==> flow/design.v (excerpt) <==
module DataAggregator(
           clk, reset, bit1, bit2, bit3, bit4, read_index_yaxis, read_index_xaxis,
           out_data_yaxis, out_data_xaxis, finished
       );
localparam MODE_WAIT_START = 0;
localparam MODE_WAIT_CHANNEL = 1;
localparam MODE_WAIT_DATA = 2;
localparam MODE_ASSIGN_DATA = 3;
input clk, reset;
input bit1, bit2, bit3, bit4;  
input [6:0] read_index_yaxis, read_index_xaxis;
output [15:0] out_data_yaxis;  
output [15:0] out_data_xaxis;  
output finished;
reg [15:0] data_yaxis [0:127];
reg [15:0] data_xaxis [0:127];
reg [15:0] bit1_data_buffer, bit2_data_buffer, bit3_data_buffer, bit4_data_buffer;
reg [3:0] bit1_data_buffer_index, bit2_data_buffer_index, bit3_data_buffer_index, bit4_data_buffer_index;
reg [4:0] data_index_yaxis1, data_index_yaxis2, data_index_yaxis3, data_index_yaxis4;
reg [4:0] data_index_xaxis1, data_index_xaxis2, data_index_xaxis3, data_index_xaxis4;
reg data_yaxis1_valid, data_yaxis2_valid, data_yaxis3_valid, data_yaxis4_valid;
reg data_xaxis1_valid, data_xaxis2_valid, data_xaxis3_valid, data_xaxis4_valid;
reg channel_bit1, channel_bit2, channel_bit3, channel_bit4;
reg [1:0] mode_bit1, mode_bit2, mode_bit3, mode_bit4;
wire data_yaxis_valid, data_xaxis_valid;
integer i;
always @(posedge clk) begin
    if (reset) begin
        for (i = 0; i < 128; i = i + 1) begin
            data_yaxis[i] <= 0;
            data_xaxis[i] <= 0;
        end
        bit1_data_buffer <= 0;
        bit2_data_buffer <= 0;
        bit3_data_buffer <= 0;
  ...
Size in the first run: ~12,000 cells after synthesis, about 4,200 flip-flops, about 53 I/O pins, ~190,000 µm² of cells after synthesis.
make LEC_CHECK=0 CAP_MARGIN=20 CORE_MARGIN=2 CORE_UTILIZATION=58 HOLD_SLACK_MARGIN=-0.08 PLACE_DENSITY=0.6 SETUP_SLACK_MARGIN=1.76 SLEW_MARGIN=20 TNS_END_PERCENT=5 finish   # period 6.12 ns
run.sh (not shown) runs the stock make flow with config.mk's settings and CLKGATE_MAP_FILE=.
The starting point completed without violations.
Next try:
CORE_UTILIZATION = 72   (was 58)
HOLD_SLACK_MARGIN = -0.04   (was -0.08)
PLACE_DENSITY = 0.64   (was 0.6)
SETUP_SLACK_MARGIN = -0.54   (was 1.76)
TNS_END_PERCENT = unset   (was 5)
clock period = 7.2 ns   (was 6.12 ns; I/O delays follow)
Wire length went down by 7.2%.
Worst setup slack improves by 0.093 ns.
Via count went up by 0.64%.
Clock skew went down by 0.016 ns.
Die area went down by 19%.
Cell area went down by 2.2%.
Power went down by 17%.
Core utilization went up by 14 points.
Global-route usage went up by 5.2 points.
Clock-buffer cell count went down by 38.
Next try:
CTS_CLUSTER_DIAMETER = 392   (was unset)
HOLD_SLACK_MARGIN = unset   (was -0.04)
PLACE_DENSITY = unset   (was 0.64)
PLACE_DENSITY_LB_ADDON = 0.0   (was unset)
SETUP_SLACK_MARGIN = 1.29   (was -0.54)
clock period = 4.47 ns   (was 7.2 ns; I/O delays follow)
What happened:
- The changed run ran to the end with violations: negative setup slack
- global-route usage went up by 0.76 points
- combinational power rose by 78%
- via count is higher by 2.1%
- power came out higher by 62%
- design area grows by 2.7%
- setup slack gets worse by 0.95 ns
Next try:
CORE_UTILIZATION = 64   (was 72)
CTS_CLUSTER_DIAMETER = unset   (was 392)
PLACE_DENSITY_LB_ADDON = unset   (was 0.0)
SETUP_SLACK_MARGIN = unset   (was 1.29)
clock period = 5.45 ns   (was 4.47 ns; I/O delays follow)
=> The changed run finished but fails on negative setup slack; setup slack gains 0.19 ns; hold slack is better by 0.058 ns; sequential share of layout area climbs by 0.99 points; clock-buffer cell count came out lower by 3; global-route usage fell by 4.4 points; combinational power is lower by about 23%; power is lower by about 18%; design area drops by 1.7%; via count drops by 3.2%.


run A:
Starting RTL as in the previous note.
clock: 6.86 ns
lec_check: 0
abc_area: 1
cap_margin: 30
cell_pad_in_sites_global_placement: 3
core_aspect_ratio: 1.3
core_margin: 2
core_utilization: 26
gpl_routability_driven: 1
max_routing_layer: met4
place_density_lb_addon: 0.26
setup_slack_margin: 1.28
slew_margin: 15
In summary, run A completed successfully, with a layout that passed the timing, DRC and antenna checks.
Inputs modified between run A and run B:
- CORE_UTILIZATION: 26 -> 72
- PLACE_DENSITY_LB_ADDON: 0.26 -> unset
- SLEW_MARGIN: 15 -> 20
- PLACE_DENSITY: unset -> 0.79
- CELL_PAD_IN_SITES_GLOBAL_PLACEMENT: 3 -> 0
- HOLD_SLACK_MARGIN: unset -> -0.03
- MAX_ROUTING_LAYER: met4 -> unset
- ABC_AREA: 1 -> unset
- CAP_MARGIN: 30 -> 40
- SETUP_SLACK_MARGIN: 1.28 -> unset
- CTS_CLUSTER_SIZE: unset -> 18
- the clock period (ns, I/O delays scaled along): 6.86 -> 4.47
Notes after the runs:
- Compared with run A, run B shows a higher total power of the final layout.
- Of run B and run A, the higher gate count after technology mapping belongs to run A.
- Run B ends up with a die size that is about 60% lower than in run A.
- When run B is measured against run A, its sequential element share of the synthesized area turns out 0.88 points lower.
- Relative to run A, average wire per standard cell increased by 21% in run B.
- Changes observed in run B relative to run A: number of clock-tree buffers in the layout down 122; setup slack shrank by 1480 ps; y dimension of the die dropped 39%; worst hold margin -61 ps; sum of routed wire length over all layers lower.
- Layout checks on run B: not met. Flow itself completed; violations: negative setup slack.
- Sequential group share of total power up 3.9 points in run B wrt run A
Setup changes, run B to run C
- PLACE_DENSITY removed (was 0.79)
- MAX_ROUTING_LAYER newly set to met4
- PLACE_DENSITY_LB_ADDON newly set to 0.26
- CELL_PAD_IN_SITES_GLOBAL_PLACEMENT changed from 0 to 3
- CTS_CLUSTER_SIZE removed (was 18)
- CORE_UTILIZATION changed from 72 to 26
- SETUP_SLACK_MARGIN newly set to 1.28
- ABC_AREA newly set to 1
- the clock period (ns, I/O delays scaled along) changed from 4.47 to 6.86
--- outcome ---
Run C: flow completed, timing, DRC and antenna clean
For run B, the highest metal layer used by the detailed router was met5, unlike run C, where it was met4.
Die outline area went up by more than 100% going from run B to run C.
Going from run B to run C, design area went up, maximum fanout along the worst path went up, number of well taps went up, vertical extent of the die went up, met3 track utilization from global routing went down.
Run C against run B: via count of the first global-routing pass went up, area taken by multi-input logic gates went down.
What run D does differently from run C at the input level:
- clearing ABC_AREA, which used to be 1
- swapping 26 for 72 in CORE_UTILIZATION
- clearing CORE_ASPECT_RATIO, which used to be 1.3
- clearing GPL_ROUTABILITY_DRIVEN, which used to be 1
- clearing HOLD_SLACK_MARGIN, which used to be -0.03
- clearing CELL_PAD_IN_SITES_GLOBAL_PLACEMENT, which used to be 3
- swapping 0.26 for 0.29 in PLACE_DENSITY_LB_ADDON
- clearing SETUP_SLACK_MARGIN, which used to be 1.28
- putting CTS_CLUSTER_SIZE at 72 where nothing was set
- clearing MAX_ROUTING_LAYER, which used to be met4
- swapping 6.86 for 4.47 in the clock period (ns, I/O delays scaled along)
### Flow results
Summary of run C and run D: one run falls short of a clean finish, namely run D.
Compared with run C, standard cell core area in run D decreased by more than half.
From run C to run D the numbers moved as follows: share of total power in combinational logic went down 0.8 points; clock skew decreased by 64 ps relative to the old numbers.
[inputs] run E vs run D
- setting SETUP_SLACK_MARGIN to 1.29 for the first time
- setting CTS_CLUSTER_DIAMETER to 392 for the first time
- changing PLACE_DENSITY_LB_ADDON from 0.29 to 0.0
- changing CAP_MARGIN from 40 to 20
- setting TNS_END_PERCENT to 5 for the first time
- changing CTS_CLUSTER_SIZE from 72 to 19
The final report for run E shows a completed flow and a layout that fails verification, specifically negative setup slack.
Between run E and run D, it is run E whose worst path buffer plus inverter count is lower, by 1.
Compared with run D, in run E setup TNS increased 1090 ps, final worst-path setup slack increased 76 ps, clock network area share decreased 3.0 points, maximum resistive drop on vdd increased 4.9%.
Detailed route, run E vs run D: via total lower for run E
Share of the cycle needed by the critical path after routing delta for run E relative to run D: 1.7 points lower
No activity file was given, so power comes from the tool's default toggle rates.
